==> design.v <==
module mul(
    input         mul_clk,
    input         resetn,
    input         mul_signed,
    input  [31:0] x,
    input  [31:0] y,
    input         de_to_ex_valid,
    input         ex_allowin,
    output [63:0] result
);
    wire [16:0] booth_c;                              
    wire [63:0] booth_part_prod [16:0];               
    wire [16:0] part_prod [63:0];                     
    wire [63:0] x_mul = {{32{x[31]&mul_signed}}, x}; 
    wire [33:0] y_mul = {{ 2{y[31]&mul_signed}}, y};
    genvar j;
    generate
    for(j = 0; j < 17; j = j + 1) begin : booth
        if(j == 0) begin
          booth_2b booth_0(
                            .Y({y_mul[1:0], 1'b0}), 
                            .X(x_mul             ),
                            .P(booth_part_prod[0]), 
                            .C(booth_c[0]        )
                          );
        end else begin
          booth_2b booth(
                            .Y(y_mul[2*j+1:2*j-1]), 
                            .X(x_mul<<(2*j)      ), 
                            .P(booth_part_prod[j]), 
                            .C(booth_c[j]        )
                        );
        end
    end
    endgenerate
    genvar k;
    generate
    for(k = 0; k < 64; k = k + 1)
        begin: switch
            assign part_prod[k] = {
                                        booth_part_prod[16][k],
                                        booth_part_prod[15][k], 
                                        booth_part_prod[14][k], 
                                        booth_part_prod[13][k], 
                                        booth_part_prod[12][k], 
                                        booth_part_prod[11][k], 
                                        booth_part_prod[10][k], 
                                        booth_part_prod[ 9][k], 
                                        booth_part_prod[ 8][k], 
                                        booth_part_prod[ 7][k], 
                                        booth_part_prod[ 6][k], 
                                        booth_part_prod[ 5][k], 
                                        booth_part_prod[ 4][k], 
                                        booth_part_prod[ 3][k], 
                                        booth_part_prod[ 2][k], 
                                        booth_part_prod[ 1][k], 
                                        booth_part_prod[ 0][k]
                                  };
        end
    endgenerate
    reg  [16:0] booth_c_r;               
    reg  [16:0] part_prod_r[63:0];       
    wire [13:0] c[63:0];                 
    wire [63:0] add_src1, add_src2;      
    always @(posedge mul_clk)
    begin
        if(de_to_ex_valid & ex_allowin) begin
                booth_c_r <= booth_c;
        end
    end
    genvar m;
    generate
        for(m = 0; m < 64; m = m + 1) begin : part_prod_trans
            always @(posedge mul_clk)
            begin
                if(de_to_ex_valid & ex_allowin) begin
                    part_prod_r[m] <= part_prod[m];
                end
            end
        end
    endgenerate
    assign c[0] = booth_c_r[13:0];
    assign add_src2[0] = booth_c_r[14];
    genvar i;
    generate
    for(i = 0; i < 64; i = i + 1) 
    begin: wallace
        if(i < 63) begin
            wallace_16 wallace(
                                    .cin    (c[i]          ), 
                                    .data_in(part_prod_r[i]), 
                                    .cout   (c[i+1]        ), 
                                    .C      (add_src2[i+1] ), 
                                    .S      (add_src1[i]   )
                               );
        end else begin
            wallace_16 wallace_63(
                                    .cin    (c[63]          ),
                                    .data_in(part_prod_r[63]), 
                                    .S      (add_src1[63]   )
                                 );
        end
    end
    endgenerate
    assign result = add_src1 + add_src2 + booth_c_r[15] + booth_c_r[16];
endmodule
module booth_2b(
    input [2:0] Y,
    input [63:0] X,
    output [63:0] P,
    output C
);
    assign P = Y==3'b001 ? X      :
               Y==3'b010 ? X      :
               Y==3'b011 ? X<<1   :
               Y==3'b100 ? ~(X<<1):
               Y==3'b101 ? ~X     :
               Y==3'b110 ? ~X     :
                           68'd0;
    assign C = Y==3'b100 || Y==3'b101 || Y==3'b110;
endmodule
module wallace_16(
    input  [13:0] cin,
    input  [16:0] data_in,
    output [13:0] cout,
    output        C,
    output        S
);
    wire B1_2, A1_2, C1_3, B1_3, A1_3, A2_0, C2_1, B2_1, A2_1, B3_1, A3_1, A4_0, B4_0, A5_0;
    function [1:0] Add_1;
        input A, B, CIN;
        begin
          Add_1 = A + B + CIN;
        end
    endfunction
    assign {cout[ 0], B1_2} = Add_1(data_in[ 4], data_in[ 3], data_in[ 2]),
           {cout[ 1], A1_2} = Add_1(data_in[ 7], data_in[ 6], data_in[ 5]),
           {cout[ 2], C1_3} = Add_1(data_in[10], data_in[ 9], data_in[ 8]),
           {cout[ 3], B1_3} = Add_1(data_in[13], data_in[12], data_in[11]),
           {cout[ 4], A1_3} = Add_1(data_in[16], data_in[15], data_in[14]),
           {cout[ 5], A2_0} = Add_1(    cin[ 2],     cin[ 1],     cin[ 0]),
           {cout[ 6], C2_1} = Add_1(data_in[ 0],     cin[ 4],     cin[ 3]),
           {cout[ 7], B2_1} = Add_1(       A1_2,        B1_2, data_in[ 1]),
           {cout[ 8], A2_1} = Add_1(       A1_3,        B1_3,        C1_3),
           {cout[ 9], B3_1} = Add_1(       A2_0,     cin[ 6],     cin[ 5]),
           {cout[10], A3_1} = Add_1(       A2_1,        B2_1,        C2_1),
           {cout[11], B4_0} = Add_1(    cin[ 9],     cin[ 8],     cin[ 7]),
           {cout[12], A4_0} = Add_1(       A3_1,        B3_1,     cin[10]),
           {cout[13], A5_0} = Add_1(       A4_0,        B4_0,     cin[11]),
           {C       , S   } = Add_1(       A5_0,     cin[13],     cin[12]);
endmodule
==> run.sh <==
#!/bin/bash
# the make line also repeats each setting of config.mk as NAME=value (left out here)
make -C /OpenROAD-flow-scripts/flow DESIGN_CONFIG=/design/flow/config.mk WORK_HOME=/design/flow/orfs CLKGATE_MAP_FILE= finish
==> config.mk <==
export PLATFORM = sky130hd
export DESIGN_NAME = mul
export DESIGN_NICKNAME = mul
export VERILOG_FILES = /design/flow/design.v
export SDC_FILE = /design/flow/constraint.sdc
export NUM_CORES = 4
export LEC_CHECK = 0
export CAP_MARGIN = 20
export CORE_MARGIN = 2
export CORE_UTILIZATION = 57
export SLEW_MARGIN = 20
==> constraint.sdc <==
create_clock -name core_clock -period 6.51 [get_ports {mul_clk}]
set_input_delay 1.3020 -clock core_clock [delete_from_list [all_inputs] [get_ports {mul_clk}]]
set_output_delay 1.3020 -clock core_clock [all_outputs]
set_load 0.01 [all_outputs]
==> Slide: Implementation Results, run 1 <==
Flow Results at a Glance

Flow run
  – Max_cap viols: 0
  – Tool warning count: 40

Floorplan
  – Die area: 99,500 sq um
  – Core Area: 96,400 sq um
  – Die Y: 315 um
  – Row cnt: 114
  – Initial Util: 57.3%
  – I/O pin count: 133
  – Die Width: 315 um

Placement
  – Port Buffers: 131
  – Placed Cells: 6,376
  – RePlAce Congestion: 0.962
  – DP HPWL: 133,000 um

Final layout
  – FF/Latch Area: 18,300 sq um
  – Layout Area Growth over Synthesis: 16.6%
  – Filler cell count: 7,448
  – Layout Cells excl Fill: 6,558
  – # nets final: 6,203
  – Logic cell area: 34,700 sq um

Synthesis
  – Yosys cell types: 78
  – Post-synth ARST share: 0%
  – Main synth FF type: edfxtp_1
  – Top-area cell share: 33.1%
  – Yosys Instances: 4,958
  – Post-synth seq share: 33.1%
  – Adder Area Share: 31.0%
  – And+or+nand+nor area frac: 3.66%
  – Synth flops: 609
  – EDFF count, synth: 609
  – Synthesized cell area: 55,300 sq um
  – Syn Inst Count: 4,958
  – Yosys top cell by area: edfxtp_1
  – Commonest cells post-synth: fa_1 (770), inv_1 (722), edfxtp_1 (609)
  – Post-synth area from yosys stat: 55,300 sq um
  – Yosys Warn Count: 4
  – Yosys top cell by instances: fa_1
  – Top cells, area: edfxtp_1 (33%), fa_1 (28%), xor2_1 (8.1%)
  – Largest logic family: adder cells
  – Mean Syn Cell Area: 11.1 sq um
  – Synth Area in XOR/XNOR: 9.19%
  – Mux share: 0.256%
  – Yosys aoi share: 14.9%

Timing
  – FMAX: 115 MHz
  – Slew @ Worst Pin: 1.24 ns
  – Worst slew margin: 17.2%
  – Hold Slack: 1.16 ns
  – Post-layout period usage: 134%
  – Setup-failing EPs final: 64
  – PnR worst setup slack: -2.22 ns
  – RSZ-0062 raised after global routing: yes
  – Hold Vio Cnt, Final: 0
  – Final Critical Period: 8.73 ns
  – Slew Viols, Final: 0

Worst setup path
  – Setup crit end kind: output pin
  – CP max FO: 4
  – Crit path capture: result[58]
  – Stages on worst setup path: 23
  – Crit. Startpoint: part_prod_r[0][15]
  – CP Launch Type: flip-flop
  – Critical-path top delay cell: fa_2
  – Crit path DRT: 5.21 ns
  – Worst EP arrival: 7.43 ns
  – Critical path's largest stage delay: 0.66 ns
  – CP Class: reg2out
  – Crit path buf inv count: 5
  – Top delay family on crit path: adder cells
  – Critical-path cell list: fa_2 > fa_2 > buf_6 > fa_1 > fa_1 > fa_1 > inv_1 > fa_1 > inv_1 > fa_2 > ha_4 > inv_2 > fa_2 > nand2b_4 > a21oi_4 > o211a_4 > o31ai_4 > a21o_1 > or3_4 > a21oi_4 > o22ai_2 > xnor2_2 > buf_2

Global routing
  – Gr usage total: 39.1%
  – Vias in the first global route: 41,100
  – Largest net degree at the start of global routing: 115
  – Initial antenna violation count: 9
  – First-pass GRT wire length: 280,000 um
  – Gr ovfl total: 0

Clock network
  – Root buffer cell: clkbuf_16
  – CTS clk-pin slew, worst paths: 0.06 ns
  – CTS hold repair buffers: 0
  – Max Root-Sink Buffers: 3
  – # H-tree levels: 3
  – CTS buffer count: 70
  – Clock sinks: 609
  – CTS tree: built

Status
  – Blocking Checks: negative setup slack
  – Status: finished with violations

Worst hold path
  – Hold depth: 2
  – Hold Path Sink: part_prod_r[38][15]
  – Worst hold path class: in2reg
  – Min-delay src: x[7]

Routing
  – Via Count: 41,200
  – Avg WL per Cell: 29.3 um
  – Drt pass-1 iters: 6
  – DR vias/cell: 6.28
  – Routed WL: 192,000 um
  – DRC: 0
  – Number of antenna-violating nets in the routed design: 0
  – Initial DRC Count: 5,806
## per-stage QoR
stage | instance area [sq um] | utilization, % | setup TNS [ns] | worst slack, ns
2_1_floorplan | 56200 | - | -51.42 | -1.56
3_3_place_gp | 61000 | 63.3 | -92.77 | -2.05
3_5_place_dp | 61000 | 63.3 | -92.71 | -2.05
4_1_cts | 64000 | 66.4 | -108.03 | -2.17
5_1_grt | 64400 | 66.8 | -121.14 | -2.37
6_report | 64400 | 66.8 | -112.28 | -2.22
## timing repair
| item | 4_1_cts | 5_1_grt |
|---|---|---|
| buffers inserted | 43 | 16 |
| pin swaps | 118 | 65 |
| gates resized | 412 | 64 |
| endpoints found under the setup margin | 64 | 64 |
## routing by layer
layer	GRT usage (%)	wire length, um	part of all wire (%)	up-vias
met5	0	53	0.028	-
met4	12.9	6810	3.5	8
met2	57.2	83200	43	2781
met3	9.77	25400	13	409
met1	57.6	76700	40	20800
li1	-	-	-	17200
## area by class of cell
cell class                      instances  area share (%)
Clock inverter                         34           0.478
Antenna cell                            3          0.0116
Sequential cell                       609            28.4
Inverter                              723            4.23
Tap cell                             1276            2.48
Timing Repair Buffer                  623            7.69
Clock buffer                           92            2.91
Multi-Input combinational cell       3198            53.8
==> run 2: changes to the inputs <==
- CAP_MARGIN: 20 -> 5
- CORE_UTILIZATION: 57 -> 72
- CTS_CLUSTER_SIZE: not set -> 71
- GPL_ROUTABILITY_DRIVEN: not set -> 1
- HOLD_SLACK_MARGIN: not set -> -0.08
- MAX_ROUTING_LAYER: not set -> met4
- MIN_ROUTING_LAYER: not set -> met1
- SLEW_MARGIN: 20 -> 5
- TNS_END_PERCENT: not set -> 70
- clock period: 6.51 -> 6.83 ns (I/O delays scaled with it)
==> run 2 against run 1 <==
Against the previous run:
- still fails the layout checks on negative setup slack
- sequential share of layout area is 0.23 points higher
- wire length down 1.1%
- sequential cell count unchanged
- setup slack better by 0.19 ns
- final area is 0.79% lower
- highest routed layer is now met4
==> Slide: Implementation Results, run 2 <==
Flow Results at a Glance

Worst hold path
  – Hold Path Sink: part_prod_r[24][12]
  – Min-delay src: y[25]
  – Worst hold path class: in2reg
  – Hold depth: 2 (unchanged)

Synthesis
  – Main synth FF type: edfxtp_1
  – Syn Inst Count: 4,958 (unchanged)
  – Synth flops: 609 (unchanged)
  – Yosys Instances: 4,958 (unchanged)
  – Yosys cell types: 78 (unchanged)
  – Post-synth ARST share: 0% (unchanged)
  – Yosys aoi share: 14.9% (unchanged)
  – EDFF count, synth: 609 (unchanged)
  – Adder Area Share: 31.0% (unchanged)
  – Top-area cell share: 33.1% (unchanged)
  – Yosys Warn Count: 4 (unchanged)
  – Largest logic family: adder cells
  – Yosys top cell by area: edfxtp_1
  – And+or+nand+nor area frac: 3.66% (unchanged)
  – Yosys top cell by instances: fa_1
  – Top cells, area: edfxtp_1 (33%), fa_1 (28%), xor2_1 (8.1%)
  – Synth Area in XOR/XNOR: 9.19% (unchanged)
  – Post-synth area from yosys stat: 55,300 sq um (unchanged)
  – Post-synth seq share: 33.1% (unchanged)
  – Mean Syn Cell Area: 11.1 sq um (unchanged)
  – Commonest cells post-synth: fa_1 (770), inv_1 (722), edfxtp_1 (609)
  – Mux share: 0.256% (unchanged)
  – Synthesized cell area: 55,300 sq um (unchanged)

Floorplan
  – I/O pin count: 133 (unchanged)
  – Die Y: 281 um (-11%)
  – Die area: 79,000 sq um (-21%)
  – Row cnt: 101 (-11%)
  – Core Area: 75,900 sq um (-21%)
  – Die Width: 281 um (-11%)
  – Initial Util: 72.8% (+15 points)

Worst setup path
  – CP Launch Type: flip-flop
  – Top delay family on crit path: adder cells
  – CP Class: reg2out
  – Most used cell, CP: fa_1
  – Worst EP arrival: 7.49 ns (+0.06 ns)
  – Crit. Startpoint: part_prod_r[0][7]
  – Critical-path cell list: buf_4 > buf_4 > fa_1 > fa_1 > inv_1 > fa_1 > fa_1 > fa_1 > inv_1 > fa_1 > ha_1 > ha_2 > nor2_1 > nor2_1 > o41ai_2 > buf_4 > a31oi_4 > o211ai_4 > a2111oi_4 > buf_4 > o2111a_1 > nor2_1 > xnor2_1 > buf_2
  – Stages on worst setup path: 24 (+4.3%)
  – Critical path's largest stage delay: 0.56 ns (-0.10 ns)
  – CP max FO: 5 (+1)
  – Crit path DRT: 5.46 ns (+0.25 ns)
  – Crit path capture: result[51]
  – Setup crit end kind: output pin
  – Crit path buf inv count: 7 (+2)
  – Critical-path top delay cell: fa_1

Clock network
  – Max Root-Sink Buffers: 3 (unchanged)
  – # H-tree levels: 3 (unchanged)
  – CTS tree: built
  – Clock sinks: 609 (unchanged)
  – CTS buffer count: 66 (-5.7%)
  – CTS clk-pin slew, worst paths: 0.07 ns (about the same)
  – Root buffer cell: clkbuf_16

Timing
  – FMAX: 113 MHz
  – Hold Vio Cnt, Final: 0 (unchanged)
  – Final Critical Period: 8.86 ns
  – Setup-failing EPs final: 63 (-1.6%)
  – Worst slew margin: 9.59% (-7.6 points)
  – RSZ-0062 raised after global routing: yes
  – Slew Viols, Final: 0 (unchanged)
  – PnR worst setup slack: -2.03 ns (+0.188 ns)
  – Post-layout period usage: 130% (-4.3 points)
  – Slew @ Worst Pin: 1.35 ns (+0.115 ns)

Global routing
  – Largest net degree at the start of global routing: 150 (+30%)
  – Gr usage total: 49.5% (+10 points)
  – First-pass GRT wire length: 274,000 um (-1.9%)
  – Vias in the first global route: 43,600 (+6.1%)
  – Initial antenna violation count: 13 (+4)
  – Gr ovfl total: 0 (unchanged)

Final layout
  – Final core occ: 84.2% (+17 points)
  – # nets final: 6,191 (-0.19%)
  – FF/Latch Area: 18,300 sq um (unchanged)
  – Filler cell count: 4,023 (-46%)
  – Logic cell area: 34,700 sq um (+0.17%)
  – Final Cell Area: 63,900 sq um (-0.79%)
  – Layout Area Growth over Synthesis: 15.7%

Status
  – Blocking Checks: negative setup slack
  – Status: finished with violations

Routing
  – Drt pass-1 iters: 10 (+4)
  – Via Count: 43,100 (+4.7%)
  – Number of antenna-violating nets in the routed design: 0 (unchanged)
  – Avg WL per Cell: 30.1 um (+2.9%)
  – DRC: 0 (unchanged)
  – Initial DRC Count: 7,017 (+21%)
  – Routed WL: 190,000 um (-1.1%)
  – DR vias/cell: 6.84 (+8.9%)

Placement
  – DP HPWL: 124,000 um (-6.5%)
  – Port Buffers: 131 (unchanged)
  – RePlAce Congestion: 1.03 (+6.8%)
  – DP Area: 59,600 sq um (-2.3%)
  – Worst slack at placement: -1.89 ns (+0.164 ns)

Flow run
  – Tool warning count: 46 (+15%)
  – Max_cap viols: 0 (unchanged)
run 2: cell type report:
type / count / area share, %
Multi-Input combinational cell: 3198 / 54.3
Sequential cell: 609 / 28.6
Timing Repair Buffer: 615 / 7.51
Inverter: 723 / 4.26
Clock buffer: 78 / 2.72
Tap cell: 1030 / 2.02
Clock inverter: 41 / 0.507
Antenna cell: 12 / 0.0470
run 2: repair_timing:
item,4_1_cts,5_1_grt
hold buffers,0,0
buffers inserted,41,37
pin swaps,138,102
gates cloned,1,0
gates resized,523,102
endpoints found under the setup margin,64,64
run 2: through the flow:
stage	hold WS, ns	instances	TNS (ns)
2_1_floorplan	1.57	4959	-66.22
3_3_place_gp	1.92	6107	-82.72
3_5_place_dp	1.94	6107	-87.28
4_1_cts	1.27	6264	-88.76
5_1_grt	1.31	6305	-105.74
6_report	1.31	6306	-97.89
run 2: per-layer routing:
metal	track usage [%]	part of all wire (%)
met1	62.5	33
met3	20.7	17
met4	23.6	6.2
met2	69.5	43
met5	-	0
==> run 3: changes to the inputs <==
- TNS_END_PERCENT: 70 -> 40
- clock period: 6.83 -> 8.03 ns (I/O delays scaled with it)
==> run 3 against run 2 <==
Against the previous run:
- critical path type unchanged
- utilization decreased by 1.7 points
- critical endpoint is now result[58]
- non-clock buffer count decreased by 61
- sequential share of layout area increased by 0.59 points
- setup slack improved by 1.0 ns
- still fails the layout checks on negative setup slack
- die area unchanged
- final cell count decreased by 1.2%
==> Slide: Implementation Results, run 3 <==
Flow Results at a Glance

Synthesis
  – Post-synth area from yosys stat: 55,300 sq um (unchanged)
  – Commonest cells post-synth: fa_1 (770), inv_1 (722), edfxtp_1 (609)
  – Main synth FF type: edfxtp_1
  – Largest logic family: adder cells
  – Yosys top cell by instances: fa_1
  – Top cells, area: edfxtp_1 (33%), fa_1 (28%), xor2_1 (8.1%)
  – Adder Area Share: 31.0% (unchanged)
  – Mean Syn Cell Area: 11.1 sq um (unchanged)
  – Yosys Warn Count: 4 (unchanged)
  – Syn Inst Count: 4,958 (unchanged)
  – Synth Area in XOR/XNOR: 9.19% (unchanged)
  – Top-area cell share: 33.1% (unchanged)
  – Post-synth seq share: 33.1% (unchanged)
  – EDFF count, synth: 609 (unchanged)
  – Yosys cell types: 78 (unchanged)
  – Synth flops: 609 (unchanged)
  – And+or+nand+nor area frac: 3.66% (unchanged)
  – Yosys aoi share: 14.9% (unchanged)
  – Post-synth ARST share: 0% (unchanged)
  – Yosys Instances: 4,958 (unchanged)
  – Synthesized cell area: 55,300 sq um (unchanged)
  – Mux share: 0.256% (unchanged)
  – Yosys top cell by area: edfxtp_1

Floorplan
  – Core Area: 75,900 sq um (unchanged)
  – Row cnt: 101 (unchanged)
  – Die Width: 281 um (unchanged)
  – Die Y: 281 um (unchanged)
  – I/O pin count: 133 (unchanged)
  – Die area: 79,000 sq um (unchanged)
  – Initial Util: 72.8% (unchanged)

Worst setup path
  – CP Class: reg2out
  – Critical-path cell list: fa_2 > buf_6 > clkinvlp_4 > buf_6 > fa_1 > fa_1 > fa_1 > fa_1 > inv_1 > fa_1 > ha_4 > ha_4 > and2_4 > buf_4 > a21oi_2 > buf_4 > o211ai_1 > nor4_1 > a21o_1 > or3_4 > a21oi_4 > o22ai_2 > xnor2_1 > buf_2
  – Critical path's largest stage delay: 0.65 ns (+0.09 ns)
  – CP max FO: 5 (unchanged)
  – Worst EP arrival: 7.46 ns (-0.03 ns)
  – Top delay family on crit path: adder cells
  – Crit. Startpoint: part_prod_r[0][15]
  – Crit path DRT: 6.42 ns (+0.96 ns)
  – Critical-path top delay cell: fa_2
  – CP Launch Type: flip-flop
  – Crit path capture: result[58]
  – Stages on worst setup path: 24 (unchanged)
  – Crit path buf inv count: 7 (unchanged)
  – Setup crit end kind: output pin
  – Most used cell, CP: fa_1

Routing
  – Drt pass-1 iters: 9 (-1)
  – Avg WL per Cell: 28.3 um (-6.2%)
  – DR vias/cell: 6.69 (-2.2%)
  – Via Count: 41,600 (-3.5%)
  – DRC: 0 (unchanged)
  – Initial DRC Count: 6,171 (-12%)
  – Routed WL: 176,000 um (-7.4%)
  – Number of antenna-violating nets in the routed design: 0 (unchanged)

Global routing
  – Gr ovfl total: 0 (unchanged)
  – First-pass GRT wire length: 259,000 um (-5.5%)
  – Vias in the first global route: 42,700 (-2.1%)
  – Largest net degree at the start of global routing: 206 (+37%)
  – Initial antenna violation count: 8 (-5)
  – Gr usage total: 46.4% (-3.1 points)

Clock network
  – Clock sinks: 609 (unchanged)
  – Root buffer cell: clkbuf_16
  – Max Root-Sink Buffers: 3 (unchanged)
  – CTS tree: built
  – CTS buffer count: 60 (-9.1%)
  – # H-tree levels: 2 (-1)
  – CTS clk-pin slew, worst paths: 0.06 ns (about the same)

Timing
  – RSZ-0062 raised after global routing: yes
  – Slew @ Worst Pin: 1.40 ns (+0.0461 ns)
  – Worst slew margin: 6.50% (-3.1 points)
  – Slew Viols, Final: 0 (unchanged)
  – PnR worst setup slack: -1.03 ns (+0.998 ns)
  – Final Critical Period: 9.06 ns
  – Hold Vio Cnt, Final: 0 (unchanged)
  – FMAX: 110 MHz
  – Post-layout period usage: 113% (-17 points)
  – Setup-failing EPs final: 57 (-9.5%)

Placement
  – Port Buffers: 131 (unchanged)
  – Placed Cells: 6,079 (-0.46%)
  – RePlAce Congestion: 0.981 (-4.6%)
  – DP HPWL: 119,000 um (-4.2%)
  – DP Area: 59,400 sq um (-0.31%)

Final layout
  – # nets final: 6,124 (-1.1%)
  – Final Cell Area: 62,600 sq um (-2.0%)
  – Layout Area Growth over Synthesis: 13.4%
  – Layout Cells excl Fill: 6,228 (-1.2%)

Status
  – Status: finished with violations
  – Blocking Checks: negative setup slack

Flow run
  – Tool warning count: 40 (-13%)
  – Max_cap viols: 0 (unchanged)

Worst hold path
  – Worst hold path class: in2reg
  – Hold Path Sink: part_prod_r[21][0]
  – Hold depth: 2 (unchanged)
  – Min-delay src: y[1]
## run 3: layer usage
layer / GRT usage [%] / up-vias / share of wire, %
li1: - / 17000 / -
met2: 66.3 / 3420 / 44
met3: 18.6 / 677 / 17
met1: 59.1 / 20500 / 34
met4: 19.5 / 0 / 5.0
met5: - / - / 0
## run 3: final cells by class
class | count | area (sq um)
multi-input cells | 3198 | 34300
flip-flops and latches | 609 | 18300
fillers | 4329 | 13300
repair buffers | 554 | 4280
inverters | 723 | 2720
clock buffers | 85 | 1600
well taps | 1030 | 1290
clock inverters | 23 | 135
diodes | 6 | 15.0
## run 3: through the flow
step	setup slack, ns	util [%]	setup TNS (ns)	hold WS [ns]
global route	-1.16	82.5	-44.60	1.51
finish	-1.03	82.5	-34.94	1.50
floorplan	-0.601	-	-12.15	1.81
global placement	-1.19	78.2	-30.74	2.13
detailed placement	-1.22	78.2	-32.79	2.14
CTS	-1.09	81.5	-33.60	1.47
## run 3: timing repair
item / 4_1_cts / 5_1_grt
setup buffers: 21 / 19
resized: 360 / 137
endpoints found under the setup margin: 60 / 60
pin swaps: 87 / 109
hold buffers: 0 / 0
==> run 4: changes to the inputs <==
- CAP_MARGIN: 5 -> 20
- CTS_CLUSTER_SIZE: 71 -> not set
- GPL_ROUTABILITY_DRIVEN: 1 -> not set
- HOLD_SLACK_MARGIN: -0.08 -> -0.09
- MIN_ROUTING_LAYER: met1 -> not set
- SETUP_SLACK_MARGIN: not set -> 0.12
- SLEW_MARGIN: 5 -> 20
- TNS_END_PERCENT: 40 -> not set
- clock period: 8.03 -> 7.86 ns (I/O delays scaled with it)
==> run 4 against run 3 <==
Against the previous run:
- still fails the layout checks on negative setup slack
- highest routed layer unchanged
- non-clock buffer count rose by 12
- critical path depth did not move
- synthesized cell count did not move
==> Slide: Implementation Results, run 4 <==
Flow Results at a Glance

Status
  – Status: finished with violations
  – Blocking Checks: negative setup slack

Routing
  – Avg WL per Cell: 29.8 um (+5.3%)
  – DR vias/cell: 6.81 (+1.8%)
  – Initial DRC Count: 6,436 (+4.3%)
  – Via Count: 42,600 (+2.3%)
  – DRC: 0 (unchanged)
  – Routed WL: 186,000 um (+5.8%)
  – Drt pass-1 iters: 8 (-1)
  – Number of antenna-violating nets in the routed design: 0 (unchanged)

Worst setup path
  – Critical-path cell list: fa_2 > fa_2 > buf_6 > fa_1 > fa_1 > fa_1 > inv_1 > fa_1 > inv_1 > fa_2 > ha_4 > inv_2 > fa_2 > nand2b_4 > a21oi_4 > o211a_4 > o31ai_4 > buf_6 > a21o_1 > or3_4 > a21oi_4 > o22ai_2 > xnor2_2 > buf_2
  – CP Launch Type: flip-flop
  – Worst EP arrival: 7.47 ns (about the same)
  – CP Class: reg2out
  – CP max FO: 3 (-2)
  – Crit. Startpoint: part_prod_r[0][16]
  – Crit path buf inv count: 6 (-1)
  – Stages on worst setup path: 24 (unchanged)
  – Top delay family on crit path: adder cells
  – Critical path's largest stage delay: 0.67 ns (+0.02 ns)
  – Crit path DRT: 6.29 ns (-0.13 ns)
  – Critical-path top delay cell: fa_2
  – Setup crit end kind: output pin
  – Crit path capture: result[58]

Synthesis
  – Syn Inst Count: 4,958 (unchanged)
  – Post-synth area from yosys stat: 55,300 sq um (unchanged)
  – Synth flops: 609 (unchanged)
  – Top cells, area: edfxtp_1 (33%), fa_1 (28%), xor2_1 (8.1%)
  – Synthesized cell area: 55,300 sq um (unchanged)
  – Adder Area Share: 31.0% (unchanged)
  – Commonest cells post-synth: fa_1 (770), inv_1 (722), edfxtp_1 (609)
  – Yosys top cell by area: edfxtp_1
  – Largest logic family: adder cells
  – Top-area cell share: 33.1% (unchanged)
  – Mux share: 0.256% (unchanged)
  – Mean Syn Cell Area: 11.1 sq um (unchanged)
  – Post-synth ARST share: 0% (unchanged)
  – Yosys Warn Count: 4 (unchanged)
  – Yosys aoi share: 14.9% (unchanged)
  – Post-synth seq share: 33.1% (unchanged)
  – Synth Area in XOR/XNOR: 9.19% (unchanged)
  – Main synth FF type: edfxtp_1
  – And+or+nand+nor area frac: 3.66% (unchanged)
  – Yosys top cell by instances: fa_1
  – Yosys cell types: 78 (unchanged)
  – EDFF count, synth: 609 (unchanged)
  – Yosys Instances: 4,958 (unchanged)

Timing
  – Worst slew margin: 22.4% (+16 points)
  – Setup-failing EPs final: 58 (+1.8%)
  – Hold Vio Cnt, Final: 0 (unchanged)
  – Hold Slack: 1.48 ns (-0.0164 ns)
  – FMAX: 111 MHz
  – TNS Setup: -44.87 ns (-9.92 ns)
  – Slew Viols, Final: 0 (unchanged)
  – RSZ-0062 raised after global routing: yes
  – Final Critical Period: 9.04 ns
  – Slew @ Worst Pin: 1.16 ns (-0.239 ns)
  – PnR worst setup slack: -1.18 ns (-0.152 ns)
  – Post-layout period usage: 115% (+2.2 points)

Clock network
  – # H-tree levels: 3 (+1)
  – CTS clk-pin slew, worst paths: 0.06 ns (about the same)
  – Clock sinks: 609 (unchanged)
  – CTS hold repair buffers: 0 (unchanged)
  – CTS buffer count: 68 (+13%)
  – Max Root-Sink Buffers: 3 (unchanged)
  – Root buffer cell: clkbuf_16
  – CTS tree: built

Final layout
  – # nets final: 6,144 (+0.33%)
  – Final Cell Area: 63,600 sq um (+1.6%)
  – Layout Cells excl Fill: 6,256 (+0.45%)
  – Layout Area Growth over Synthesis: 15.2%

Worst hold path
  – Hold depth: 2 (unchanged)
  – Min-delay src: y[19]
  – Hold Path Sink: part_prod_r[18][9]
  – Worst hold path class: in2reg

Global routing
  – Gr usage total: 49.5% (+3.1 points)
  – First-pass GRT wire length: 274,000 um (+5.7%)
  – Vias in the first global route: 44,400 (+3.8%)
  – Largest net degree at the start of global routing: 169 (-18%)
  – Gr ovfl total: 0 (unchanged)
  – Initial antenna violation count: 8 (unchanged)

Placement
  – Placed Cells: 6,094 (+0.25%)
  – DP HPWL: 122,000 um (+2.4%)
  – Port Buffers: 131 (unchanged)
  – DP Area: 60,300 sq um (+1.5%)
  – RePlAce Congestion: 0.993 (+1.2%)

Flow run
  – Max_cap viols: 0 (unchanged)
  – Tool warning count: 43 (+7.5%)

Floorplan
  – Row cnt: 101 (unchanged)
  – Initial Util: 72.8% (unchanged)
  – Die Width: 281 um (unchanged)
  – Die Y: 281 um (unchanged)
  – I/O pin count: 133 (unchanged)
  – Die area: 79,000 sq um (unchanged)
  – Core Area: 75,900 sq um (unchanged)
==> run 4: through the flow <==
| step | worst slack (ns) | util (%) |
|---|---|---|
| 2_1_floorplan | -0.487 | - |
| 3_3_place_gp | -1.12 | 79.2 |
| 3_5_place_dp | -1.10 | 79.4 |
| 4_1_cts | -1.20 | 82.9 |
| 5_1_grt | -1.35 | 83.8 |
| 6_report | -1.18 | 83.8 |
==> run 4: final cells by class <==
class,count,area (sq um)
clock buffer,79,1790
inverter,723,2730
multi-input combinational,3198,34700
clock inverter,41,324
sequential,609,18300
tap,1030,1290
timing repair buffer,566,4550
antenna,10,25.0
fill,4170,12300
==> run 4: metal layers <==
layer,track usage (%),wire [um],vias to the layer above
met5,-,0,-
li1,-,-,17100
met3,19.5,31500,864
met1,60.7,61400,20900
met2,71.4,82100,3809
met4,26.0,11300,0
==> run 4: repair_timing <==
item	CTS	global route
pin swaps	93	113
buffers inserted	19	11
gates resized	382	88
endpoints found under the setup margin	61	61
==> run 5: changes to the inputs <==
- TNS_END_PERCENT: not set -> 40
- clock period: 7.86 -> 7.2 ns (I/O delays scaled with it)
==> run 5 against run 4 <==
Against the previous run:
- the layout still fails its checks (negative setup slack)
- sequential share of layout area decreased by 0.21 points
- final area rose by 0.74%
- utilization grew 0.62 points
- non-clock buffer count up 38
- die area stayed put
- highest routed layer unchanged
==> Slide: Implementation Results, run 5 <==
Flow Results at a Glance

Status
  – Status: finished with violations
  – Blocking Checks: negative setup slack

Placement
  – DP Area: 59,700 sq um (-1.0%)
  – Port Buffers: 131 (unchanged)
  – RePlAce Congestion: 1.04 (+4.5%)
  – Worst slack at placement: -1.60 ns (-0.504 ns)
  – DP HPWL: 123,000 um (+1.3%)

Flow run
  – Tool warning count: 46 (+7.0%)
  – Max_cap viols: 0 (unchanged)

Worst setup path
  – Critical-path top delay cell: fa_1
  – Most used cell, CP: fa_1
  – Crit path capture: result[51]
  – Worst EP arrival: 7.55 ns (+0.08 ns)
  – Stages on worst setup path: 26 (+8.3%)
  – CP max FO: 6 (+3)
  – Crit path buf inv count: 9 (+3)
  – Crit. Startpoint: part_prod_r[0][14]
  – Critical path's largest stage delay: 0.63 ns (-0.04 ns)
  – Crit path DRT: 5.76 ns (-0.53 ns)
  – Top delay family on crit path: adder cells
  – CP Class: reg2out
  – CP Launch Type: flip-flop
  – Setup crit end kind: output pin

Floorplan
  – Core Area: 75,900 sq um (unchanged)
  – Die Y: 281 um (unchanged)
  – Die Width: 281 um (unchanged)
  – Row cnt: 101 (unchanged)
  – Initial Util: 72.8% (unchanged)
  – Die area: 79,000 sq um (unchanged)
  – I/O pin count: 133 (unchanged)

Routing
  – Initial DRC Count: 7,092 (+10%)
  – Via Count: 42,900 (+0.75%)
  – Routed WL: 187,000 um (+0.64%)
  – Avg WL per Cell: 29.8 um (about the same)
  – DR vias/cell: 6.82 (+0.18%)
  – Number of antenna-violating nets in the routed design: 0 (unchanged)
  – Drt pass-1 iters: 7 (-1)
  – DRC: 0 (unchanged)

Synthesis
  – Post-synth seq share: 33.1% (unchanged)
  – Synthesized cell area: 55,300 sq um (unchanged)
  – Top-area cell share: 33.1% (unchanged)
  – Top cells, area: edfxtp_1 (33%), fa_1 (28%), xor2_1 (8.1%)
  – Synth flops: 609 (unchanged)
  – Yosys Warn Count: 4 (unchanged)
  – Mean Syn Cell Area: 11.1 sq um (unchanged)
  – And+or+nand+nor area frac: 3.66% (unchanged)
  – Yosys top cell by area: edfxtp_1
  – Commonest cells post-synth: fa_1 (770), inv_1 (722), edfxtp_1 (609)
  – Yosys cell types: 78 (unchanged)
  – Post-synth area from yosys stat: 55,300 sq um (unchanged)
  – Mux share: 0.256% (unchanged)
  – Main synth FF type: edfxtp_1
  – Yosys Instances: 4,958 (unchanged)
  – Syn Inst Count: 4,958 (unchanged)
  – Post-synth ARST share: 0% (unchanged)
  – EDFF count, synth: 609 (unchanged)
  – Largest logic family: adder cells
  – Yosys top cell by instances: fa_1
  – Synth Area in XOR/XNOR: 9.19% (unchanged)
  – Adder Area Share: 31.0% (unchanged)
  – Yosys aoi share: 14.9% (unchanged)

Timing
  – Slew @ Worst Pin: 1.24 ns (+0.0835 ns)
  – RSZ-0062 raised after global routing: yes
  – Worst slew margin: 17.1% (-5.4 points)
  – Slew Viols, Final: 0 (unchanged)
  – Final Critical Period: 8.99 ns
  – Hold Slack: 1.22 ns (-0.262 ns)
  – Setup-failing EPs final: 63 (+8.6%)
  – Hold Vio Cnt, Final: 0 (unchanged)
  – PnR worst setup slack: -1.79 ns (-0.609 ns)
  – Post-layout period usage: 125% (+9.8 points)
  – FMAX: 111 MHz

Worst hold path
  – Hold depth: 2 (unchanged)
  – Min-delay src: x[10]
  – Worst hold path class: in2reg
  – Hold Path Sink: part_prod_r[29][9]

Global routing
  – Gr usage total: 48.6% (-0.91 points)
  – Vias in the first global route: 43,200 (-2.5%)
  – First-pass GRT wire length: 270,000 um (-1.5%)
  – Gr ovfl total: 0 (unchanged)
  – Largest net degree at the start of global routing: 171 (+1.2%)
  – Initial antenna violation count: 7 (-1)

Clock network
  – CTS clk-pin slew, worst paths: 0.07 ns (about the same)
  – Max Root-Sink Buffers: 3 (unchanged)
  – Root buffer cell: clkbuf_16
  – CTS tree: built
  – Clock sinks: 609 (unchanged)
  – CTS buffer count: 66 (-2.9%)
  – # H-tree levels: 3 (unchanged)

Final layout
  – # nets final: 6,180 (+0.59%)
  – Layout Area Growth over Synthesis: 16.0%
  – Final Cell Area: 64,100 sq um (+0.74%)
  – Filler cell count: 4,062 (-2.6%)
-- run 5: layout make-up --
class                      count  area (sq um)  share of cell area [%]
multi-input combinational   3198         34700                    54.1
clock inverter                45           502                   0.783
timing repair buffer         604          4880                    7.62
inverter                     723          2720                    4.24
tap                         1030          1290                    2.01
antenna                        8          20.0                  0.0312
sequential                   609         18300                    28.5
clock buffer                  75          1730                    2.70
-- run 5: metal layers --
layer / GRT usage, % / vias up / share of wire (%)
li1: - / 17100 / -
met5: - / - / 0
met1: 62.5 / 21000 / 34
met2: 68.9 / 3977 / 43
met4: 21.9 / 0 / 6.0
met3: 18.8 / 853 / 17
-- run 5: through the flow --
stage | cells | util, % | TNS (ns)
2_1_floorplan | 4959 | - | -48.23
3_3_place_gp | 6110 | 78.6 | -65.09
3_5_place_dp | 6110 | 78.6 | -69.52
4_1_cts | 6253 | 83.1 | -70.34
5_1_grt | 6290 | 84.4 | -83.58
6_report | 6292 | 84.4 | -76.63
-- run 5: what timing repair did --
item                                    in CTS  in global routing
buffers inserted                            22                 29
cloned                                       1                  0
hold buffers                                 0                  0
endpoints found under the setup margin      64                 63
gates resized                              441                151
endpoints found under the hold margin        0                  0
pin swaps                                  119                115
==> run 6: changes to the inputs <==
- CELL_PAD_IN_SITES_DETAIL_PLACEMENT: not set -> 1
- CELL_PAD_IN_SITES_GLOBAL_PLACEMENT: not set -> 2
- CORE_UTILIZATION: 72 -> 40
- GPL_TIMING_DRIVEN: not set -> 0
- MAX_ROUTING_LAYER: met4 -> not set
- PLACE_DENSITY_LB_ADDON: not set -> 0.26
- SETUP_SLACK_MARGIN: 0.12 -> not set
- TNS_END_PERCENT: 40 -> 20
- clock period: 7.2 -> 12.0 ns (I/O delays scaled with it)
==> run 6 against run 5 <==
Against the previous run:
- now clean on timing, DRC and antenna
- utilization decreased by 39 points
- sequential share of layout area is 1.1 points higher
- setup slack improved by 2.1 ns
- synthesized cell count is the same
- global-route usage decreased by 11 points
- hold slack gained 1.1 ns
- non-clock buffer count is 38 lower
- critical path depth is 3 lower
- area after synthesis unchanged
- critical path type unchanged
- highest routed layer is now met5
==> Slide: Implementation Results, run 6 <==
Flow Results at a Glance

Status
  – Status: timing/DRC/antenna clean

Timing
  – Setup-failing EPs final: 0 (-100%)
  – Slew Viols, Final: 0 (unchanged)
  – Worst slew margin: 11.5% (-5.6 points)
  – TNS Setup: 0 ns (+76.63 ns)
  – Hold Slack: 2.33 ns (+1.12 ns)
  – RSZ-0062 raised after global routing: no
  – Final Critical Period: 11.70 ns
  – Slew @ Worst Pin: 1.33 ns (+0.0840 ns)
  – Post-layout period usage: 97.5% (-27 points)
  – Hold Vio Cnt, Final: 0 (unchanged)
  – FMAX: 85.5 MHz

Clock network
  – CTS hold repair buffers: 0 (unchanged)
  – CTS tree: built
  – Max Root-Sink Buffers: 3 (unchanged)
  – Root buffer cell: clkbuf_16
  – CTS clk-pin slew, worst paths: 0.06 ns (about the same)
  – Clock sinks: 609 (unchanged)
  – # H-tree levels: 3 (unchanged)
  – CTS buffer count: 80 (+21%)

Synthesis
  – Mean Syn Cell Area: 11.1 sq um (unchanged)
  – Mux share: 0.256% (unchanged)
  – Commonest cells post-synth: fa_1 (770), inv_1 (722), edfxtp_1 (609)
  – Yosys top cell by area: edfxtp_1
  – Synthesized cell area: 55,300 sq um (unchanged)
  – Post-synth seq share: 33.1% (unchanged)
  – Largest logic family: adder cells
  – Post-synth ARST share: 0% (unchanged)
  – Post-synth area from yosys stat: 55,300 sq um (unchanged)
  – Top cells, area: edfxtp_1 (33%), fa_1 (28%), xor2_1 (8.1%)
  – Yosys top cell by instances: fa_1
  – Yosys Instances: 4,958 (unchanged)
  – Main synth FF type: edfxtp_1
  – And+or+nand+nor area frac: 3.66% (unchanged)
  – Yosys Warn Count: 4 (unchanged)
  – Yosys aoi share: 14.9% (unchanged)
  – Top-area cell share: 33.1% (unchanged)
  – Yosys cell types: 78 (unchanged)
  – EDFF count, synth: 609 (unchanged)
  – Synth flops: 609 (unchanged)
  – Synth Area in XOR/XNOR: 9.19% (unchanged)
  – Adder Area Share: 31.0% (unchanged)
  – Syn Inst Count: 4,958 (unchanged)

Routing
  – Drt pass-1 iters: 5 (-2)
  – Number of antenna-violating nets in the routed design: 0 (unchanged)
  – Via Count: 43,500 (+1.3%)
  – DRC: 0 (unchanged)
  – Initial DRC Count: 6,496 (-8.4%)
  – DR vias/cell: 6.18 (-9.4%)
  – Routed WL: 264,000 um (+41%)
  – Avg WL per Cell: 37.5 um (+26%)

Worst setup path
  – Setup crit end kind: output pin
  – CP Class: reg2out
  – Top delay family on crit path: adder cells
  – CP max FO: 13 (+7)
  – Crit path capture: result[49]
  – Crit path DRT: 9.60 ns (+3.84 ns)
  – Critical-path cell list: fa_2 > buf_12 > buf_4 > fa_1 > clkinvlp_4 > buf_12 > fa_1 > fa_1 > fa_1 > inv_1 > fa_1 > ha_1 > ha_1 > a21oi_1 > nor2_1 > o41ai_1 > a21oi_1 > o2111a_1 > o21ai_1 > nand3_1 > a21boi_0 > xnor2_1 > clkdlybuf4s50_1
  – Critical-path top delay cell: fa_1
  – Most used cell, CP: fa_1
  – Stages on worst setup path: 23 (-12%)
  – Crit path buf inv count: 6 (-3)
  – CP Launch Type: flip-flop
  – Worst EP arrival: 9.30 ns (+1.75 ns)
  – Critical path's largest stage delay: 0.71 ns (+0.08 ns)
  – Crit. Startpoint: part_prod_r[0][16]

Worst hold path
  – Worst hold path class: in2reg
  – Hold depth: 2 (unchanged)
  – Min-delay src: y[1]
  – Hold Path Sink: booth_c_r[0]

Placement
  – DP HPWL: 209,000 um (+69%)
  – Port Buffers: 95 (-27%)
  – DP Area: 59,000 sq um (-1.1%)
  – RePlAce Congestion: 1.03 (-0.57%)

Flow run
  – Tool warning count: 29 (-37%)
  – Max_cap viols: 0 (unchanged)

Floorplan
  – Die area: 141,000 sq um (+79%)
  – Row cnt: 136 (+35%)
  – I/O pin count: 133 (unchanged)
  – Die Width: 376 um (+34%)
  – Die Y: 376 um (+34%)
  – Core Area: 137,000 sq um (+81%)
  – Initial Util: 40.2% (-33 points)

Global routing
  – Largest net degree at the start of global routing: 61 (-64%)
  – Gr usage total: 37.2% (-11 points)
  – First-pass GRT wire length: 359,000 um (+33%)
  – Gr ovfl total: 0 (unchanged)
  – Vias in the first global route: 44,300 (+2.4%)
  – Initial antenna violation count: 27 (+20)

Final layout
  – Filler cell count: 14,700 (+260%)
  – # nets final: 6,156 (-0.39%)
  – Final Cell Area: 61,800 sq um (-3.6%)
  – Layout Area Growth over Synthesis: 11.9%
run 6: layer usage:
layer / up-vias / share of wire (%) / routed length [um] / track usage [%]
met5: - / 0.049 / 130 / 0
met4: 22 / 5.5 / 14600 / 17.5
met3: 607 / 13 / 33400 / 12.4
met2: 3011 / 41 / 109000 / 52.8
met1: 22700 / 40 / 107000 / 51.2
li1: 17100 / - / - / -
run 6: layout make-up:
class,count,area [sq um],area share [%]
diodes,6,15.0,0.0243
plain buffers,429,1680,2.72
clock buffers,94,2080,3.36
clock inverters,47,438,0.708
inverters,723,2730,4.41
multi-input cells,3198,32700,52.9
flip-flops and latches,609,18300,29.6
well taps,1794,2240,3.63
repair buffers,137,1660,2.68
run 6: timing repair:
action / in CTS / in global routing
buffers inserted: 6 / 9
setup endpoints to repair: 30 / 15
resized: 5 / 7
pin swaps: 2 / 0
run 6: metrics by stage:
stage          setup slack [ns]  util (%)  cells
6_report                  0.300      45.0   7037
5_1_grt                  0.0152      45.0   7034
4_1_cts                  0.0153      44.9   7018
3_5_place_dp            -0.0165      43.0   6871
3_3_place_gp              -2.28      42.6   6848
2_1_floorplan              1.69         -   4959
==> run 7: changes to the inputs <==
- CAP_MARGIN: 20 -> 0
- CELL_PAD_IN_SITES_DETAIL_PLACEMENT: 1 -> not set
- CELL_PAD_IN_SITES_GLOBAL_PLACEMENT: 2 -> not set
- CORE_ASPECT_RATIO: not set -> 1.45
- CORE_UTILIZATION: 40 -> 72
- CTS_CLUSTER_DIAMETER: not set -> 347
- CTS_CLUSTER_SIZE: not set -> 10
- GPL_TIMING_DRIVEN: 0 -> not set
- HOLD_SLACK_MARGIN: -0.09 -> 0.28
- PLACE_DENSITY_LB_ADDON: 0.26 -> 0.13
- SETUP_SLACK_MARGIN: not set -> 1.66
- TNS_END_PERCENT: 20 -> 40
- clock period: 12.0 -> 6.75 ns (I/O delays scaled with it)
==> run 7 against run 6 <==
Against the previous run:
- now fails the layout checks on negative setup slack
- utilization is 37 points higher
- sequential share of layout area is 0.38 points lower
- synthesized cell count is the same
- via count down 2.8%
- final cell count shrank 12%
- first-iteration DRC count fell by 6.3%
- hold slack got worse by 1.1 ns
- setup slack got worse by 2.5 ns
- wire length is 30% lower
==> Slide: Implementation Results, run 7 <==
Flow Results at a Glance

Synthesis
  – Mux share: 0.256% (unchanged)
  – Syn Inst Count: 4,958 (unchanged)
  – Yosys top cell by instances: fa_1
  – Main synth FF type: edfxtp_1
  – Top cells, area: edfxtp_1 (33%), fa_1 (28%), xor2_1 (8.1%)
  – Top-area cell share: 33.1% (unchanged)
  – Post-synth ARST share: 0% (unchanged)
  – Yosys cell types: 78 (unchanged)
  – Synth Area in XOR/XNOR: 9.19% (unchanged)
  – Commonest cells post-synth: fa_1 (770), inv_1 (722), edfxtp_1 (609)
  – Synth flops: 609 (unchanged)
  – Yosys top cell by area: edfxtp_1
  – Yosys Instances: 4,958 (unchanged)
  – Mean Syn Cell Area: 11.1 sq um (unchanged)
  – Yosys aoi share: 14.9% (unchanged)
  – Post-synth area from yosys stat: 55,300 sq um (unchanged)
  – EDFF count, synth: 609 (unchanged)
  – Adder Area Share: 31.0% (unchanged)
  – Synthesized cell area: 55,300 sq um (unchanged)
  – Largest logic family: adder cells
  – Post-synth seq share: 33.1% (unchanged)
  – And+or+nand+nor area frac: 3.66% (unchanged)
  – Yosys Warn Count: 4 (unchanged)

Timing
  – Worst slew margin: 16.4% (+5.0 points)
  – Final Critical Period: 8.91 ns
  – Setup-failing EPs final: 63 (+63)
  – Slew Viols, Final: 0 (unchanged)
  – Slew @ Worst Pin: 1.25 ns (-0.0759 ns)
  – FMAX: 112 MHz
  – Post-layout period usage: 132% (+34 points)
  – PnR worst setup slack: -2.16 ns (-2.46 ns)
  – Hold Vio Cnt, Final: 0 (unchanged)
  – RSZ-0062 raised after global routing: yes

Worst setup path
  – Worst EP arrival: 7.56 ns (-1.74 ns)
  – Crit path DRT: 5.40 ns (-4.20 ns)
  – CP max FO: 15 (+2)
  – Critical path's largest stage delay: 0.64 ns (-0.07 ns)
  – Setup crit end kind: output pin
  – Critical-path top delay cell: fa_2
  – Top delay family on crit path: adder cells
  – Crit path buf inv count: 9 (+3)
  – CP Class: reg2out
  – Crit. Startpoint: part_prod_r[0][10]
  – Crit path capture: result[51]
  – CP Launch Type: flip-flop
  – Stages on worst setup path: 26 (+13%)

Floorplan
  – Die Y: 338 um (-10%)
  – Initial Util: 72.5% (+32 points)
  – I/O pin count: 133 (unchanged)
  – Die Width: 234 um (-38%)
  – Row cnt: 122 (-10%)
  – Die area: 79,000 sq um (-44%)
  – Core Area: 76,200 sq um (-45%)

Flow run
  – Tool warning count: 41 (+41%)
  – Max_cap viols: 0 (unchanged)

Routing
  – DR vias/cell: 6.83 (+11%)
  – Routed WL: 186,000 um (-30%)
  – Avg WL per Cell: 30.0 um (-20%)
  – DRC: 0 (unchanged)
  – Via Count: 42,300 (-2.8%)
  – Drt pass-1 iters: 6 (+1)
  – Number of antenna-violating nets in the routed design: 0 (unchanged)
  – Initial DRC Count: 6,086 (-6.3%)

Clock network
  – # H-tree levels: 3 (unchanged)
  – Root buffer cell: clkbuf_16
  – Clock sinks: 609 (unchanged)
  – CTS clk-pin slew, worst paths: 0.06 ns (about the same)
  – Max Root-Sink Buffers: 3 (unchanged)
  – CTS tree: built
  – CTS buffer count: 70 (-13%)

Global routing
  – Initial antenna violation count: 9 (-67%)
  – Vias in the first global route: 44,600 (+0.74%)
  – First-pass GRT wire length: 271,000 um (-25%)
  – Gr usage total: 47.9% (+11 points)
  – Gr ovfl total: 0 (unchanged)
  – Largest net degree at the start of global routing: 135 (+120%)

Final layout
  – Layout Area Growth over Synthesis: 13.3%
  – Filler cell count: 4,473 (-70%)
  – # nets final: 6,160 (+0.065%)
  – Layout Cells excl Fill: 6,187 (-12%)
  – Final Cell Area: 62,600 sq um (+1.3%)

Worst hold path
  – Hold Path Sink: part_prod_r[28][14]
  – Worst hold path class: in2reg
  – Min-delay src: y[29]
  – Hold depth: 2 (unchanged)

Placement
  – Placed Cells: 6,086 (-11%)
  – RePlAce Congestion: 1.02 (-0.70%)
  – DP HPWL: 126,000 um (-40%)
  – Port Buffers: 131 (+38%)
  – DP Area: 59,600 sq um (+1.0%)

Status
  – Status: finished with violations
  – Blocking Checks: negative setup slack
[run 7: metal layers]
metal  share of wire (%)  GRT usage (%)
met2                  46           74.1
met3                  14           14.7
met4                 9.2           35.4
met5               0.026              0
met1                  31           56.7
[run 7: final cells by class]
cell class,count,area [sq um],area share [%]
clock buffer,74,1830,2.92
inverter,723,2730,4.35
clock inverter,3,41.3,0.0659
tap,992,1240,1.98
multi-input combinational,3198,34000,54.3
sequential,609,18300,29.2
antenna,8,20.0,0.0320
timing repair buffer,580,4470,7.13
[run 7: stage by stage]
| step | TNS [ns] | utilization, % | hold WS [ns] | setup WS, ns |
|---|---|---|---|---|
| 4_1_cts | -99.13 | 81.7 | 1.22 | -2.11 |
| 3_3_place_gp | -93.22 | 78.3 | 1.85 | -2.14 |
| 2_1_floorplan | -55.38 | - | 1.56 | -1.38 |
| 3_5_place_dp | -99.06 | 78.3 | 1.86 | -2.21 |
| 6_report | -100.98 | 82.2 | 1.24 | -2.16 |
| 5_1_grt | -111.04 | 82.2 | 1.24 | -2.32 |
[run 7: what timing repair did]
item / 4_1_cts / 5_1_grt
resized: 338 / 90
hold buffers: 0 / 0
gates cloned: 0 / 0
pin swaps: 66 / 40
setup endpoints to repair: 64 / 64
buffers inserted: 9 / 6
==> run 8: changes to the inputs <==
- CAP_MARGIN: 0 -> 20
- CORE_ASPECT_RATIO: 1.45 -> not set
- CORE_UTILIZATION: 72 -> 69
- CTS_CLUSTER_DIAMETER: 347 -> 397
- CTS_CLUSTER_SIZE: 10 -> not set
- HOLD_SLACK_MARGIN: 0.28 -> not set
- PLACE_DENSITY_LB_ADDON: 0.13 -> not set
- SETUP_SLACK_MARGIN: 1.66 -> not set
- TNS_END_PERCENT: 40 -> not set
- clock period: 6.75 -> 4.58 ns (I/O delays scaled with it)
==> run 8 against run 7 <==
Against the previous run:
- the layout still fails its checks (negative setup slack)
- highest routed layer unchanged
- first-iteration DRC count rose by 5.5%
- setup slack got worse by 1.6 ns
- utilization fell by 1.2 points
- final cell count rose by 2.4%
- synthesized cell count did not move
- largest cell class unchanged
- critical endpoint is now result[58]
==> Slide: Implementation Results, run 8 <==
Flow Results at a Glance

Status
  – Status: finished with violations
  – Blocking Checks: negative setup slack

Synthesis
  – Yosys Warn Count: 4 (unchanged)
  – Yosys top cell by area: edfxtp_1
  – Post-synth area from yosys stat: 55,300 sq um (unchanged)
  – Syn Inst Count: 4,958 (unchanged)
  – Yosys top cell by instances: fa_1
  – Post-synth seq share: 33.1% (unchanged)
  – Synthesized cell area: 55,300 sq um (unchanged)
  – Post-synth ARST share: 0% (unchanged)
  – Mux share: 0.256% (unchanged)
  – EDFF count, synth: 609 (unchanged)
  – Mean Syn Cell Area: 11.1 sq um (unchanged)
  – Yosys cell types: 78 (unchanged)
  – Adder Area Share: 31.0% (unchanged)
  – Synth flops: 609 (unchanged)
  – Main synth FF type: edfxtp_1
  – Yosys Instances: 4,958 (unchanged)
  – Commonest cells post-synth: fa_1 (770), inv_1 (722), edfxtp_1 (609)
  – Top-area cell share: 33.1% (unchanged)
  – Top cells, area: edfxtp_1 (33%), fa_1 (28%), xor2_1 (8.1%)
  – Largest logic family: adder cells
  – Yosys aoi share: 14.9% (unchanged)
  – Synth Area in XOR/XNOR: 9.19% (unchanged)
  – And+or+nand+nor area frac: 3.66% (unchanged)

Clock network
  – CTS hold repair buffers: 0 (unchanged)
  – CTS tree: built
  – CTS buffer count: 68 (-2.9%)
  – # H-tree levels: 3 (unchanged)
  – CTS clk-pin slew, worst paths: 0.06 ns (about the same)
  – Clock sinks: 609 (unchanged)
  – Root buffer cell: clkbuf_16
  – Max Root-Sink Buffers: 3 (unchanged)

Global routing
  – First-pass GRT wire length: 270,000 um (-0.40%)
  – Vias in the first global route: 42,600 (-4.6%)
  – Gr ovfl total: 0 (unchanged)
  – Gr usage total: 44.9% (-3.0 points)
  – Initial antenna violation count: 3 (-6)
  – Largest net degree at the start of global routing: 114 (-16%)

Final layout
  – Layout Area Growth over Synthesis: 16.1%
  – # nets final: 6,206 (+0.75%)
  – Filler cell count: 4,820 (+7.8%)
  – Final Cell Area: 64,100 sq um (+2.4%)

Timing
  – Hold Slack: 0.692 ns (-0.547 ns)
  – FMAX: 120 MHz
  – Setup-failing EPs final: 64 (+1.6%)
  – Slew Viols, Final: 0 (unchanged)
  – Slew @ Worst Pin: 1.20 ns (-0.0514 ns)
  – Worst slew margin: 19.8% (+3.4 points)
  – RSZ-0062 raised after global routing: yes
  – Post-layout period usage: 181% (+50 points)
  – Hold Vio Cnt, Final: 0 (unchanged)
  – PnR worst setup slack: -3.73 ns (-1.58 ns)
  – Final Critical Period: 8.31 ns

Worst setup path
  – Worst EP arrival: 7.40 ns (-0.16 ns)
  – Critical-path cell list: buf_4 > buf_4 > fa_1 > inv_1 > fa_1 > fa_1 > fa_1 > fa_1 > inv_1 > fa_1 > ha_1 > ha_4 > and4_4 > nand3_2 > a2111oi_4 > o31ai_4 > a21o_1 > or3_4 > a21oi_4 > o22ai_2 > xnor2_2 > buf_2
  – Critical-path top delay cell: fa_1
  – CP max FO: 4 (-11)
  – Crit path capture: result[58]
  – Crit. Startpoint: part_prod_r[0][15]
  – Critical path's largest stage delay: 0.58 ns (-0.06 ns)
  – Crit path buf inv count: 5 (-4)
  – Stages on worst setup path: 22 (-15%)
  – Top delay family on crit path: adder cells
  – Crit path DRT: 3.66 ns (-1.74 ns)
  – CP Class: reg2out
  – Most used cell, CP: fa_1
  – Setup crit end kind: output pin
  – CP Launch Type: flip-flop

Placement
  – DP HPWL: 130,000 um (+3.3%)
  – DP Area: 60,900 sq um (+2.1%)
  – Port Buffers: 131 (unchanged)
  – RePlAce Congestion: 1.04 (+1.7%)

Worst hold path
  – Worst hold path class: in2reg
  – Hold Path Sink: booth_c_r[0]
  – Min-delay src: y[1]
  – Hold depth: 1 (-1)

Routing
  – DRC: 0 (unchanged)
  – DR vias/cell: 6.63 (-2.9%)
  – Avg WL per Cell: 28.8 um (-3.9%)
  – Initial DRC Count: 6,421 (+5.5%)
  – Drt pass-1 iters: 8 (+2)
  – Via Count: 42,000 (-0.54%)
  – Routed WL: 183,000 um (-1.7%)
  – Number of antenna-violating nets in the routed design: 0 (unchanged)

Floorplan
  – I/O pin count: 133 (unchanged)
  – Initial Util: 69.8% (-2.7 points)
  – Die Y: 287 um (-15%)
  – Row cnt: 103 (-16%)
  – Die area: 82,400 sq um (+4.2%)
  – Die Width: 287 um (+23%)
  – Core Area: 79,100 sq um (+3.9%)

Flow run
  – Max_cap viols: 0 (unchanged)
  – Tool warning count: 37 (-9.8%)
==> run 8: through the flow <==
stage	setup TNS, ns	util [%]	instances	setup WS [ns]
3_3_place_gp	-184.80	76.9	6171	-3.46
5_1_grt	-217.76	81.0	6331	-3.88
6_report	-208.75	81.1	6334	-3.73
2_1_floorplan	-754.58	-	4959	-3.11
3_5_place_dp	-190.22	76.9	6171	-3.54
4_1_cts	-204.65	80.4	6317	-3.70
==> run 8: final cells by class <==
type                       instances  area [sq um]  share of cell area [%]
multi-input combinational       3198         34700                    54.1
sequential                       609         18300                    28.5
timing repair buffer             628          4920                    7.67
inverter                         723          2730                    4.25
clock buffer                      83          1820                    2.84
tap                             1050          1310                    2.05
clock inverter                    39           348                   0.542
antenna                            4          10.0                  0.0156
==> run 8: per-layer routing <==
layer / up-vias / global-route usage (%) / share of wire (%)
met4: 4 / 17.2 / 4.5
li1: 17200 / - / -
met2: 3541 / 65.1 / 43
met1: 20700 / 61.5 / 35
met5: - / 0 / 0.018
met3: 599 / 17.9 / 17
==> run 8: repair_timing <==
action / CTS / global route
buffers inserted: 24 / 25
gates cloned: 0 / 1
gates resized: 371 / 109
setup endpoints to repair: 64 / 64
pin swaps: 89 / 118
